==> job 5858 <==
Design microP, start of the top module:
module microP(
    input clk,
    input reset,
    output [7:0] imem_addr,
    input [16:0] imem_data,
    output [7:0] dmem_addr,
    output [7:0] dmem_wdata,
    output dmem_we,
    input [7:0] dmem_rdata,
    input [7:0] data_in,
    output out_we,
    output [7:0] data_out_col,
    output [7:0] data_out_addr
    );
==> flow/config.mk <==
export PLATFORM = sky130hd
export DESIGN_NAME = microP
export DESIGN_NICKNAME = microP
export VERILOG_FILES = /design/flow/design.v
export SDC_FILE = /design/flow/constraint.sdc
export NUM_CORES = 4
export LEC_CHECK = 0
export ABC_AREA = 1
export CAP_MARGIN = 20
export CORE_MARGIN = 2
export CORE_UTILIZATION = 72
export CTS_CLUSTER_DIAMETER = 379
export CTS_CLUSTER_SIZE = 72
export GPL_ROUTABILITY_DRIVEN = 0
export HOLD_SLACK_MARGIN = 0.29
export PLACE_DENSITY_LB_ADDON = 0.01
export SETUP_SLACK_MARGIN = 0.29
export SLEW_MARGIN = 40
==> flow/constraint.sdc <==
create_clock -name core_clock -period 2.01 [get_ports {clk}]
set_input_delay 0.4020 -clock core_clock [delete_from_list [all_inputs] [get_ports {clk}]]
set_output_delay 0.4020 -clock core_clock [all_outputs]
set_load 0.01 [all_outputs]
run.sh (not shown) runs the stock make flow with config.mk's settings and CLKGATE_MAP_FILE=.
==> job 7923 (differences from job 5858) <==
CORE_ASPECT_RATIO = 1.05   (was not set)
CORE_MARGIN = 5   (was 2)
CORE_UTILIZATION = 59   (was 72)
CTS_CLUSTER_DIAMETER = not set   (was 379)
CTS_CLUSTER_SIZE = not set   (was 72)
GPL_ROUTABILITY_DRIVEN = not set   (was 0)
HOLD_SLACK_MARGIN = not set   (was 0.29)
PLACE_DENSITY_LB_ADDON = not set   (was 0.01)
SETUP_SLACK_MARGIN = not set   (was 0.29)
SLEW_MARGIN = 20   (was 40)
==> flow/constraint.sdc (replaced) <==
create_clock -name core_clock -period 5.0 [get_ports {clk}]
set_input_delay 1.0000 -clock core_clock [delete_from_list [all_inputs] [get_ports {clk}]]
set_output_delay 1.0000 -clock core_clock [all_outputs]
set_load 0.01 [all_outputs]
==> qor summary <==
Floorplan die area: job 5858 14500 sq um; job 7923 19200 sq um
Synth unique cells: job 5858 44; job 7923 44
Core box area: job 5858 13200 sq um; job 7923 16300 sq um
Post-placement cell area: job 5858 12500 sq um; job 7923 10600 sq um
Fraction of synthesized area in multiplexers: job 5858 0%; job 7923 0%
Die boundary height: job 5858 120 um; job 7923 142 um
Core Util at FP: job 5858 73.8%; job 7923 59.8%
Number of instances in the placed design: job 5858 1675; job 7923 1547
Chip width: job 5858 120 um; job 7923 136 um
Sum of net half-perimeters after detailed placement: job 5858 31300 um; job 7923 20700 um
Post-synth top area share: job 5858 33.8%; job 7923 33.8%
Most frequent cell after synthesis: job 5858 sky130_fd_sc_hd__nand2_1; job 7923 sky130_fd_sc_hd__nand2_1
Net count entering floorplan: job 5858 1355; job 7923 1355
Sequential fraction of the synthesis area: job 5858 44.5%; job 7923 44.5%
Seq cells post-synth: job 5858 162; job 7923 162
Post-synthesis average cell area: job 5858 7.60 sq um; job 7923 7.60 sq um
Synth Area in XOR/XNOR: job 5858 1.26%; job 7923 1.26%
Number of buffers inserted by port buffering: job 5858 76; job 7923 76
Simple-gate area share of the yosys netlist: job 5858 29.4%; job 7923 29.4%
Synthesized cell area: job 5858 9770 sq um; job 7923 9770 sq um
Biggest area consumer among synthesized cells: job 5858 sky130_fd_sc_hd__edfxtp_1; job 7923 sky130_fd_sc_hd__edfxtp_1
Status: job 5858 aborted with a tool error; job 7923 complete, no violations
Failing step: job 5858 clock tree synthesis (4_1_cts); job 7923 -
Area fraction in full adders, half adders and majority gates: job 5858 4.71%; job 7923 4.71%
Site row count: job 5858 42; job 7923 48
Number of synthesized flops with an enable pin: job 5858 110; job 7923 110
Cell total in the yosys stat output: job 5858 1285; job 7923 1285
DP Worst Slack: job 5858 -1220 ps; job 7923 303 ps

========
==> harbor: inputs <==
Starting RTL as in the previous note.
Settings: LEC_CHECK=0, ABC_AREA=0, CAP_MARGIN=25, CELL_PAD_IN_SITES_GLOBAL_PLACEMENT=0, CORE_MARGIN=2, CORE_UTILIZATION=70, CTS_CLUSTER_SIZE=33, MAX_ROUTING_LAYER=met4, MIN_ROUTING_LAYER=met1, PLACE_DENSITY=0.59, SLEW_MARGIN=15, TNS_END_PERCENT=80; clock period 3.7 ns.
==> juniper: changes against harbor <==
==> flow/config.mk (replaced) <==
export PLATFORM = sky130hd
export DESIGN_NAME = microP
export DESIGN_NICKNAME = microP
export VERILOG_FILES = /design/flow/design.v
export SDC_FILE = /design/flow/constraint.sdc
export NUM_CORES = 4
export LEC_CHECK = 0
export CAP_MARGIN = 20
export CORE_MARGIN = 2
export CORE_UTILIZATION = 40
export PLACE_DENSITY = 0.6
export SETUP_SLACK_MARGIN = 0.88
export SLEW_MARGIN = 20
==> flow/constraint.sdc (replaced) <==
create_clock -name core_clock -period 4.5 [get_ports {clk}]
set_input_delay 0.9000 -clock core_clock [delete_from_list [all_inputs] [get_ports {clk}]]
set_output_delay 0.9000 -clock core_clock [all_outputs]
set_load 0.01 [all_outputs]
==> notes <==
harbor ended with an error in global routing on GRT-0232. juniper passed the timing, DRC and antenna checks.
Of juniper and harbor, juniper has the higher die size (gap 72%, measured against harbor).
Synthesized area is the same in juniper and harbor.
In synthesized cell count, harbor and juniper do not differ.
==> figures <==
| metric | juniper | harbor |
|---|---|---|
| Cell area after placement | 0.0109 mm² | 0.0110 mm² |
| DP Worst Slack | 0.311 ns | -0.0491 ns |
| HPWL after detailed placement | 20.7 mm | 22.7 mm |
| Total die area | 0.0253 mm² | 0.0147 mm² |
| Number of post-CTS setup repair buffers | 18 | 9 |
| Number of placed cells counting well taps | 1300 | 1199 |
| Final Wtd Congestion | 0.878 | 1.07 |
| Floorplan utilization | 40.8% | 72.0% |
| Die Width | 159 µm | 121 µm |
| Outcome | complete, no violations | did not finish |
| Failing step | - | global routing |
| Cell taking the most area after synthesis | sky130_fd_sc_hd__edfxtp_1 | sky130_fd_sc_hd__edfxtp_1 |
| Post_cts resized | 24 | 11 |
| Number of placement rows | 56 | 42 |
| CORE AREA | 0.0235 mm² | 0.0133 mm² |
| Chip Height | 159 µm | 121 µm |

========
==> build 59 <==
microP again, from the RTL that the note above started with.
Design microP, start of the top module:
module microP(
    input clk,
    input reset,
    output [7:0] imem_addr,
    input [16:0] imem_data,
    output [7:0] dmem_addr,
    output [7:0] dmem_wdata,
    output dmem_we,
    input [7:0] dmem_rdata,
    input [7:0] data_in,
    output out_we,
    output [7:0] data_out_col,
    output [7:0] data_out_addr
    );
Settings: LEC_CHECK=0, CAP_MARGIN=20, CORE_ASPECT_RATIO=0.5, CORE_MARGIN=8, CORE_UTILIZATION=53, CTS_CLUSTER_DIAMETER=376, CTS_CLUSTER_SIZE=30, HOLD_SLACK_MARGIN=-0.06, PLACE_DENSITY=0.37, SETUP_SLACK_MARGIN=-0.46, SLEW_MARGIN=20, TNS_END_PERCENT=60; clock period 5.0 ns.
==> build 76: changes against build 59 <==
==> flow/config.mk (replaced) <==
export PLATFORM = sky130hd
export DESIGN_NAME = microP
export DESIGN_NICKNAME = microP
export VERILOG_FILES = /design/flow/design.v
export SDC_FILE = /design/flow/constraint.sdc
export NUM_CORES = 4
export LEC_CHECK = 0
export ABC_AREA = 1
export CAP_MARGIN = 20
export CORE_ASPECT_RATIO = 1.05
export CORE_MARGIN = 5
export CORE_UTILIZATION = 59
export CTS_CLUSTER_SIZE = 89
export GPL_TIMING_DRIVEN = 0
export SLEW_MARGIN = 15
==> build 27: changes against build 59 <==
==> flow/config.mk (replaced) <==
export PLATFORM = sky130hd
export DESIGN_NAME = microP
export DESIGN_NICKNAME = microP
export VERILOG_FILES = /design/flow/design.v
export SDC_FILE = /design/flow/constraint.sdc
export NUM_CORES = 4
export LEC_CHECK = 0
export CAP_MARGIN = 20
export CORE_MARGIN = 2
export CORE_UTILIZATION = 70
export CTS_CLUSTER_SIZE = 32
export PLACE_DENSITY = 0.77
export SLEW_MARGIN = 20
==> flow/constraint.sdc (replaced) <==
create_clock -name core_clock -period 3.63 [get_ports {clk}]
set_input_delay 0.7260 -clock core_clock [delete_from_list [all_inputs] [get_ports {clk}]]
set_output_delay 0.7260 -clock core_clock [all_outputs]
set_load 0.01 [all_outputs]
==> build 72: changes against build 59 <==
==> flow/config.mk (replaced) <==
export PLATFORM = sky130hd
export DESIGN_NAME = microP
export DESIGN_NICKNAME = microP
export VERILOG_FILES = /design/flow/design.v
export SDC_FILE = /design/flow/constraint.sdc
export NUM_CORES = 4
export LEC_CHECK = 0
export CAP_MARGIN = 20
export CORE_MARGIN = 2
export CORE_UTILIZATION = 65
export CTS_CLUSTER_SIZE = 41
export PLACE_DENSITY = 0.6
export SETUP_SLACK_MARGIN = 0.85
export SLEW_MARGIN = 20
==> flow/constraint.sdc (replaced) <==
create_clock -name core_clock -period 3.46 [get_ports {clk}]
set_input_delay 0.6920 -clock core_clock [delete_from_list [all_inputs] [get_ports {clk}]]
set_output_delay 0.6920 -clock core_clock [all_outputs]
set_load 0.01 [all_outputs]
==> impl_metrics.tcl <==
# flow metrics
set metrics [dict create \
    status "stopped before the end" \
    post_cts_resize_count 23 \
    error "[ERROR GRT-0232] Routing congestion too high. Check the congestion heatmap in the GUI." \
    stop_stage "global routing" \
]
(the above is from build 27)
==> impl_metrics.tcl <==
# flow metrics
set metrics [dict create \
    error "[ERROR GRT-0116] Global routing finished with congestion. Check the congestion regions in the DRC Viewer." \
    status "stopped before the end" \
    stop_stage "global routing" \
    post_cts_resize_count 190 \
]
(the above is from build 72)
==> impl_metrics.tcl <==
# collected from the flow reports
set metrics [dict create \
    status "complete, no violations" \
    cpLargestDelayFamily "AND-OR/OR-AND gates" \
    cts_htree_levels 4 \
    antenna_found_initial 1 \
    post_cts_resize_count 0 \
    synth_warnings 11 \
]
(the above is from build 59)
==> impl_metrics.tcl <==
# collected from the flow reports
set metrics [dict create \
    wl_per_cell_um 17.0 \
    post_cts_resize_count 0 \
    status "complete, no violations" \
    taps 225 \
    design_area_um2 11600 \
]
(the above is from build 76)
